// fir
module fir
#(
    parameter   DIN_WIDTH    = 8    ,    
                FIR_TAP      = 16   ,    
                COEF_WIDTH   = 8    ,    
                DOUT_WIDTH   = 8        
)
(
    input           clk         ,
    input           rst_n       ,
    input           load_sw     ,                
    input       [ DIN_WIDTH-1:0]    data_in ,    
    input       [COEF_WIDTH-1:0]    coff_in ,    
    output      [DOUT_WIDTH-1:0]    data_out     
    );
localparam  PROD_WIDTH   = DIN_WIDTH + COEF_WIDTH,  
            ADD_WIDTH    = PROD_WIDTH + clogb2(FIR_TAP) ; 
reg [DIN_WIDTH-1:0] data_in_r;
wire [ADD_WIDTH-1:0] data_out_w;
reg [COEF_WIDTH-1:0] coff [FIR_TAP-1:0];     
wire [PROD_WIDTH-1:0] prod [FIR_TAP-1:0];    
reg [ADD_WIDTH-1:0] sum [FIR_TAP-1:0];       
always @(posedge clk or negedge rst_n) begin: LOAD
    integer i;
    if (!rst_n) begin
        for (i = 0; i <= FIR_TAP-1; i = i +1) begin
            coff[i] <= 'd0;
        end
        data_in_r <= 'd0;
    end else if(!load_sw) begin      
        coff[FIR_TAP-1] <= coff_in;
        for (i = FIR_TAP-1; i > 0; i = i -1) begin
            coff[i-1] <= coff[i];
        end
    end else begin
        data_in_r <= data_in;        
    end
end
genvar k;
generate
    for (k = 0; k < FIR_TAP; k = k + 1) begin
        assign prod[k] = data_in_r * coff[k];
    end
endgenerate
always @(posedge clk or negedge rst_n) begin: SOP
    integer m;
    if (!rst_n) begin
        for (m = 0; m < FIR_TAP; m = m + 1) begin
            sum[m] <= 'd0;
        end
    end else begin
        sum[FIR_TAP-1] <= prod[FIR_TAP-1];
        for (m = FIR_TAP-1; m > 0; m = m - 1) begin
            sum[m-1] <= prod[m-1] + sum[m];
        end
    end
end
assign data_out_w = sum[0];
assign data_out = data_out_w[ADD_WIDTH-1:ADD_WIDTH-DOUT_WIDTH];
function integer clogb2 (input integer depth);
    begin
        for(clogb2=0; depth>1; clogb2=clogb2+1)
        depth = depth >> 1;
    end
endfunction
  ...
clock: 3.99 ns
lec_check: 0
abc_area: 0
cap_margin: 20
cell_pad_in_sites_global_placement: 1
core_aspect_ratio: 1.88
core_margin: 2
core_utilization: 43
max_routing_layer: met4
min_routing_layer: met2
place_density_lb_addon: 0.18
slew_margin: 25
run.sh (not shown) runs the stock make flow with config.mk's settings and CLKGATE_MAP_FILE=.
The baseline completed and failed the layout checks on setup timing.
Change:
Settings changed: ABC_AREA 0 to default, CELL_PAD_IN_SITES_GLOBAL_PLACEMENT 1 to default, CORE_ASPECT_RATIO 1.88 to default, CORE_UTILIZATION 43 to 72, MAX_ROUTING_LAYER met4 to default, MIN_ROUTING_LAYER met2 to default, PLACE_DENSITY from default to 0.35, PLACE_DENSITY_LB_ADDON 0.18 to default, SETUP_SLACK_MARGIN from default to 1.41, SLEW_MARGIN 25 to 20.
Clock period 3.99 ns to 4.9 ns, I/O delays scaled along.
=>
- The changed run produced a clean layout
- final area fell by 9.8%
Change:
Settings changed: CORE_UTILIZATION 72 to 40, PLACE_DENSITY 0.35 to default, SETUP_SLACK_MARGIN 1.41 to default.
Clock period 4.9 ns to 5.91 ns, I/O delays scaled along.
Result: Global-route usage shrinks by 16 points. Fmax decreases by 12%. Die area climbs by 79%. Count of clock-buffer cells in the layout rises by 10. Wire length decreases by 11%. Worst setup slack improved by 0.33 ns. Register-to-register slack gets better by 0.33 ns.

fir again, from the RTL that the note above started with.
clock: 4.16 ns
lec_check: 0
abc_area: 1
cap_margin: 20
core_margin: 2
core_utilization: 72
cts_cluster_size: 76
place_density: 0.76
slew_margin: 20
The first run ran to the end with violations: setup timing.
Then changed:
ABC_AREA = unset   (was 1)
CORE_UTILIZATION = 70   (was 72)
CTS_CLUSTER_SIZE = unset   (was 76)
PLACE_DENSITY = unset   (was 0.76)
clock period = 4.92 ns   (was 4.16 ns; I/O delays follow)
Outcome:
- The changed run finished with setup timing left
- maximum frequency is higher by 7.5%
- register-to-register slack improved by 1.1 ns
- area after synthesis goes down by 4.3%
- sequential cell count is unchanged
- setup slack gains 1.1 ns
Then changed:
ABC_AREA = 1   (was unset)
CELL_PAD_IN_SITES_DETAIL_PLACEMENT = 1   (was unset)
CORE_ASPECT_RATIO = 1.55   (was unset)
CORE_UTILIZATION = 40   (was 70)
CTS_CLUSTER_SIZE = 93   (was unset)
GPL_TIMING_DRIVEN = 0   (was unset)
HOLD_SLACK_MARGIN = 0.21   (was unset)
clock period = 6.12 ns   (was 4.92 ns; I/O delays follow)
With this change the flow went through all stages and came out clean.
Clock-buffer cell count rises by 2.
Final cell count rises by 31%.
Hold slack improves by 0.16 ns.
Then changed:
ABC_AREA = unset   (was 1)
CELL_PAD_IN_SITES_DETAIL_PLACEMENT = unset   (was 1)
CORE_ASPECT_RATIO = unset   (was 1.55)
CORE_UTILIZATION = 72   (was 40)
CTS_CLUSTER_DIAMETER = 232   (was unset)
CTS_CLUSTER_SIZE = unset   (was 93)
GPL_TIMING_DRIVEN = unset   (was 0)
HOLD_SLACK_MARGIN = unset   (was 0.21)
clock period = 4.3 ns   (was 6.12 ns; I/O delays follow)
What happened:
- Now the flow finished but failed the layout checks on setup timing
- first-iteration DRC count goes up by 28%
- sequential cell count is unchanged
- critical path depth goes down by 1
- wire length goes down by 26%

Setup of run 1:
Starting RTL as in the previous note.
Settings: LEC_CHECK=0, ABC_AREA=0, CAP_MARGIN=20, CORE_MARGIN=2, CORE_UTILIZATION=72, CTS_CLUSTER_DIAMETER=95, CTS_CLUSTER_SIZE=14, SETUP_SLACK_MARGIN=0.38, SLEW_MARGIN=20; clock period 3.23 ns.
Although it ran to completion, run 1 produced a layout that fails the final checks because of hold timing, setup timing.
Input changes introduced in run 2 (baseline for comparison: run 1):
Settings: TNS_END_PERCENT now 60, previously not set; PLACE_DENSITY now 0.39, previously not set; CTS_CLUSTER_DIAMETER now 204, was 95; ABC_AREA no longer set, was 0; CAP_MARGIN now 35, was 20; CTS_CLUSTER_SIZE now 20, was 14; MIN_ROUTING_LAYER now met1, previously not set; MAX_ROUTING_LAYER now met5, previously not set; the clock period (ns, I/O delays scaled along) now 4.42, was 3.23.
Taking run 1 over run 2, the total via count after detailed routing ratio works out to 1.17. In run 2 the data required time at the worst endpoint turned out 1110 ps higher than in run 1. The run showing the smaller share of cell area taken by multi-input logic gates is run 1. Run 1 → run 2: routed metal-1 wire length decreased by about 4.3% relative to the old numbers, floorplan core density closely matched the old numbers. Compared to run 1, run 2 has count of antenna diodes in the layout 4 lower. Taking run 2 over run 1, the total met3 wirelength after detailed routing ratio works out to 0.47. Relative to run 1, the final cell area reported for run 2 is lower. The flow for run 2 finished, though final verification flagged setup timing. Between run 2 and run 1, it is run 2 whose maximum clock frequency is higher, by 5.9%. Measured against run 1, the wire length of run 2 comes out at 0.73 times the reference value.
For run 3, these inputs were changed with respect to run 2:
Settings: CORE_UTILIZATION now 40, was 72; CTS_CLUSTER_SIZE no longer set, was 20; HOLD_SLACK_MARGIN now 0.02, previously not set; TNS_END_PERCENT now 85, was 60; MIN_ROUTING_LAYER no longer set, was met1; SETUP_SLACK_MARGIN no longer set, was 0.38; CAP_MARGIN now 20, was 35; PLACE_DENSITY no longer set, was 0.39; MAX_ROUTING_LAYER no longer set, was met5; CTS_CLUSTER_DIAMETER now 116, was 204; the clock period (ns, I/O delays scaled along) now 7.0, was 4.42.
[summary]
- Final checks on run 2, whose flow otherwise completed, came back failing, citing setup timing.
- Run 3 ended with every stage complete and zero timing, DRC or antenna violations.
- [diff] post-route standard cell area excluding fillers, run 3 relative to run 2: improvement
- Run 2 → run 3: post-layout utilization of the core lower, met1 layer usage reported by global route lower, length in cells of the worst reg-to-reg path lower, area growth from synthesis to final layout lower.
- Against run 2, via count of the first global-routing pass in run 3 fell by more than 10%.
- Run 3 vs run 2 — count of clock-buffer cells in the layout rose about 120%.
- Run 3 vs. run 2: detail-routed via count per cell -0.79.
diff inputs: run 3 => run 4
Settings: putting SETUP_SLACK_MARGIN at 0.59 where nothing was set; swapping 116 for 95 in CTS_CLUSTER_DIAMETER; putting ABC_AREA at 0 where nothing was set; swapping 40 for 72 in CORE_UTILIZATION; putting CTS_CLUSTER_SIZE at 14 where nothing was set; clearing TNS_END_PERCENT, which used to be 85; clearing HOLD_SLACK_MARGIN, which used to be 0.02; swapping 7.0 for 3.23 in the clock period (ns, I/O delays scaled along).
### Flow results
Run 4 finished every stage; the final checks, however, were not passed, the failures being hold timing, setup timing.
Per the comparison of run 4 with run 3, clock period minus worst slack decreased by 580 ps relative to the old numbers, longest individual stage delay on the worst path decreased by 490 ps relative to the old numbers, highest achievable clock rate increased by 19 MHz relative to the old numbers.
Changes observed in run 4 relative to run 3: synthesis-to-layout area growth went up 22 points; cell count along the critical path +2.
